==> run Y <==
==> flow/design.v <==
`timescale 1ns / 1ps
module get_conv_target_angle(
input signed [19:0] target_angle,
output reg signed [19:0] target_angle_conv,
output reg [2:0] quadrant_loc
    );
  always@(*)
    begin
        if ((target_angle >{16'd90,4'd0}) && (target_angle <= {16'd180,4'd0})) target_angle_conv = target_angle - {16'd90,4'd0};
        else if ((target_angle >{16'd180,4'd0}) && (target_angle <= {16'd270,4'd0})) target_angle_conv = target_angle - {16'd180,4'd0};
        else if ((target_angle > {16'd270,4'd0}) && (target_angle <= {16'd360,4'd0})) target_angle_conv = target_angle - {16'd360,4'd0};
        else target_angle_conv = target_angle;
    end 
  always@(*)
    begin
        if ((target_angle >{16'd90,4'd0}) && (target_angle <= {16'd180,4'd0})) quadrant_loc = 3'd2;
        else if ((target_angle >{16'd180,4'd0}) && (target_angle <= {16'd270,4'd0})) quadrant_loc = 3'd3;
        else if ((target_angle > {16'd270,4'd0}) && (target_angle <= {16'd360,4'd0})) quadrant_loc = 3'd4;
        else quadrant_loc = 3'd1;
    end    
endmodule
`timescale 1ns / 1ps
module output_mapping(
input signed [19:0] x, 
input signed [19:0] y,
input [2:0] quadrant_loc,
output reg signed [19:0] x_res,
output reg signed [19:0] y_res
    );
always@(*)
    begin
        if (quadrant_loc == 3'd2) x_res = -y;
        else if (quadrant_loc == 3'd3) x_res = -x;
        else  x_res = x; 
    end
 always@(*)
   begin
     if (quadrant_loc == 3'd2)       y_res = x;
     else if (quadrant_loc == 3'd3)  y_res = -y;
     else                            y_res = y; 
   end
endmodule
`timescale 1ns / 1ps
module cordic_sin_cos(clk,rst,target_angle,x_res,y_res);
 input clk,rst;   
 input signed [19:0] target_angle;    
 output reg signed [19:0] x_res;  
 output reg signed [19:0] y_res;  
 wire signed [19:0] x_res_comb;  
 wire signed [19:0] y_res_comb;  
 reg signed [19:0] x [9:0];   
 reg signed [19:0] y [9:0];   
 wire signed[19:0] arc_tan [8:0];   
 reg  signed[19:0] z[8:0];   
 reg  d[8:0];  
 wire signed [19:0] target_angle_conv;   
 wire [2:0] quadrant_loc;  
 assign arc_tan[0] = {{6{1'b0}},10'b0000101101,4'b0000};    
 assign arc_tan[1] = {{6{1'b0}},10'b0000011010,4'b1001};    
 assign arc_tan[2] = {{6{1'b0}},10'b0000001110,4'b0000};    
 assign arc_tan[3] = {{6{1'b0}},10'b0000000111,4'b0010};    
 assign arc_tan[4] = {{6{1'b0}},10'b0000000011,4'b1001};    
 assign arc_tan[5] = {{6{1'b0}},10'b0000000001,4'b1100};    
 assign arc_tan[6] = {{6{1'b0}},10'b0000000000,4'b1110};    
 assign arc_tan[7] = {{6{1'b0}},10'b0000000000,4'b0111};    
 assign arc_tan[8] = {{6{1'b0}},10'b0000000000,4'b0011};    
 get_conv_target_angle conv_angle(.target_angle(target_angle),.target_angle_conv(target_angle_conv),.quadrant_loc(quadrant_loc));
 output_mapping out_map(.x(x[9][19:0]),.y(y[9][19:0]),.quadrant_loc(quadrant_loc),.x_res(x_res_comb),.y_res(y_res_comb));
 always@(posedge clk)
  begin
    if (rst == 0)
       begin
         x_res [19:0]     <= 20'b0;
         y_res [19:0]     <= 20'b0;  
       end 
    else 
       begin
         x_res [19:0] <= x_res_comb;
         y_res [19:0] <= y_res_comb;
       end
  end
 always@(*)
   begin
      x[0] = 20'b00001001101101110001;  
      y[0] = 20'b00000000000000000000;  
      z[0] = target_angle_conv;  
      d[0] = (z[0][19] == 0) ? 1 : 0;   
   end
 always@(*)
   begin
     x[1] = (d[0] == 1) ? (x[0] - y[0]) : (x[0]+y[0]);
     y[1] = (d[0] == 1) ? (y[0] + x[0]) : (y[0]-x[0]);
     z[1] = (d[0] == 1) ? (z[0] - arc_tan[0]) : (z[0]+arc_tan[0]);
     d[1] = (z[1][19] == 0) ? 1 : 0;
     x[2] = (d[1] == 1) ? (x[1] - (y[1]>>>1)) : (x[1]+(y[1]>>>1));
     y[2] = (d[1] == 1) ? (y[1] + (x[1]>>>1)) : (y[1]-(x[1]>>>1));
     z[2] = (d[1] == 1) ? (z[1] - arc_tan[1]) : (z[1]+arc_tan[1]);
     d[2] = (z[2][19] == 0) ? 1 : 0;   
     x[3] = (d[2] == 1) ? (x[2] - (y[2]>>>2)) : (x[2]+(y[2]>>>2));
     y[3] = (d[2] == 1) ? (y[2] + (x[2]>>>2)) : (y[2]-(x[2]>>>2));
     z[3] = (d[2] == 1) ? (z[2] - arc_tan[2]) : (z[2]+arc_tan[2]);
     d[3] = (z[3][19] == 0) ? 1 : 0; 
     x[4] = (d[3] == 1) ? (x[3] - (y[3]>>>3)) : (x[3]+(y[3]>>>3));
     y[4] = (d[3] == 1) ? (y[3] + (x[3]>>>3)) : (y[3]-(x[3]>>>3));
     z[4] = (d[3] == 1) ? (z[3] - arc_tan[3]) : (z[3]+arc_tan[3]);
     d[4] = (z[4][19] == 0) ? 1 : 0; 
     x[5] = (d[4] == 1) ? (x[4] - (y[4]>>>4)) : (x[4]+(y[4]>>>4));
     y[5] = (d[4] == 1) ? (y[4] + (x[4]>>>4)) : (y[4]-(x[4]>>>4));
     z[5] = (d[4] == 1) ? (z[4] - arc_tan[4]) : (z[4]+arc_tan[4]);
     d[5] = (z[5][19] == 0) ? 1 : 0; 
     x[6] = (d[5] == 1) ? (x[5] - (y[5]>>>5)) : (x[5]+(y[5]>>>5));
     y[6] = (d[5] == 1) ? (y[5] + (x[5]>>>5)) : (y[5]-(x[5]>>>5));
     z[6] = (d[5] == 1) ? (z[5] - arc_tan[5]) : (z[5]+arc_tan[5]);
     d[6] = (z[6][19] == 0) ? 1 : 0; 
     x[7] = (d[6] == 1) ? (x[6] - (y[6]>>>6)) : (x[6]+(y[6]>>>6));
     y[7] = (d[6] == 1) ? (y[6] + (x[6]>>>6)) : (y[6]-(x[6]>>>6));
     z[7] = (d[6] == 1) ? (z[6] - arc_tan[6]) : (z[6]+arc_tan[6]);
     d[7] = (z[7][19] == 0) ? 1 : 0; 
     x[8] = (d[7] == 1) ? (x[7] - (y[7]>>>7)) : (x[7]+(y[7]>>>7));
     y[8] = (d[7] == 1) ? (y[7] + (x[7]>>>7)) : (y[7]-(x[7]>>>7));
     z[8] = (d[7] == 1) ? (z[7] - arc_tan[7]) : (z[7]+arc_tan[7]);
     d[8] = (z[8][19] == 0) ? 1 : 0; 
     x[9] = (d[8] == 1) ? (x[8] - (y[8]>>>8)) : (x[8]+(y[8]>>>8));
     y[9] = (d[8] == 1) ? (y[8] + (x[8]>>>8)) : (y[8]-(x[8]>>>8));
     z[9] = (d[8] == 1) ? (z[8] - arc_tan[8]) : (z[8]+arc_tan[8]);
     d[9] = (z[9][19] == 0) ? 1 : 0; 
   end
endmodule
==> flow/run.sh <==
#!/bin/bash
# the make line also repeats each setting of config.mk as NAME=value (left out here)
make -C /OpenROAD-flow-scripts/flow DESIGN_CONFIG=/design/flow/config.mk WORK_HOME=/design/flow/orfs CLKGATE_MAP_FILE= finish
==> flow/config.mk <==
export PLATFORM = sky130hd
export DESIGN_NAME = cordic_sin_cos
export DESIGN_NICKNAME = cordic_sin_cos
export VERILOG_FILES = /design/flow/design.v
export SDC_FILE = /design/flow/constraint.sdc
export NUM_CORES = 4
export LEC_CHECK = 0
export CAP_MARGIN = 40
export CORE_MARGIN = 2
export CORE_UTILIZATION = 68
export SETUP_SLACK_MARGIN = -0.14
export SLEW_MARGIN = 35
==> flow/constraint.sdc <==
create_clock -name core_clock -period 28.8 [get_ports {clk}]
set_input_delay 5.7600 -clock core_clock [delete_from_list [all_inputs] [get_ports {clk}]]
set_output_delay 5.7600 -clock core_clock [all_outputs]
set_load 0.01 [all_outputs]
==> run K: changes against run Y <==
- CAP_MARGIN: 40 -> 20
- CORE_UTILIZATION: 68 -> 40
- SETUP_SLACK_MARGIN: -0.14 -> unset
- SLEW_MARGIN: 35 -> 20
==> flow/constraint.sdc (replaced) <==
create_clock -name core_clock -period 33.7 [get_ports {clk}]
set_input_delay 6.7400 -clock core_clock [delete_from_list [all_inputs] [get_ports {clk}]]
set_output_delay 6.7400 -clock core_clock [all_outputs]
set_load 0.01 [all_outputs]
==> results <==
Avg Cell Area, Syn: run Y 7.25 sq um; run K 7.25 sq um
Run status: run Y aborted with a tool error; run K complete, no violations
Failing step: run Y 5_1_grt; run K -
Yosys aoi share: run Y 28.2%; run K 28.2%
Floorplan die height: run Y 186 microns; run K 242 microns
Standard-cell row count: run Y 66; run K 87
Die boundary width: run Y 186 microns; run K 242 microns
Post-synthesis cell type with the largest combined area: run Y ha_1; run K ha_1
Cell area reported after detailed placement: run Y 26900 sq um; run K 24200 sq um
XOR/XNOR Area Share: run Y 18.5%; run K 18.5%
Post-placement cell count: run Y 3991; run K 3905
Number of buffers added by the clock tree synthesis step: run Y 5; run K 5
Placed wire-length estimate: run Y 59100 microns; run K 53600 microns
Clk sinks: run Y 40; run K 40
Floorplan core density: run Y 69.2%; run K 40.3%
Dpl ws: run Y -1270 ps; run K -96.9 ps
Total core area: run Y 32600 sq um; run K 56100 sq um
Number of setup buffers added after CTS: run Y 12; run K 0
Area of the synthesized netlist per yosys stat: run Y 22600 sq um; run K 22600 sq um
Dominant register cell in the synthesized netlist: run Y dfxtp_1; run K dfxtp_1
Seq/Total Area, Yosys: run Y 3.55%; run K 3.55%
Proportion of synthesized flip-flops having asynchronous set or reset: run Y 0%; run K 0%
Total of cells resized after clock tree synthesis: run Y 62; run K 0
Gp weighted congestion: run Y 1.03; run K 0.914
Die footprint: run Y 34700 sq um; run K 58300 sq um
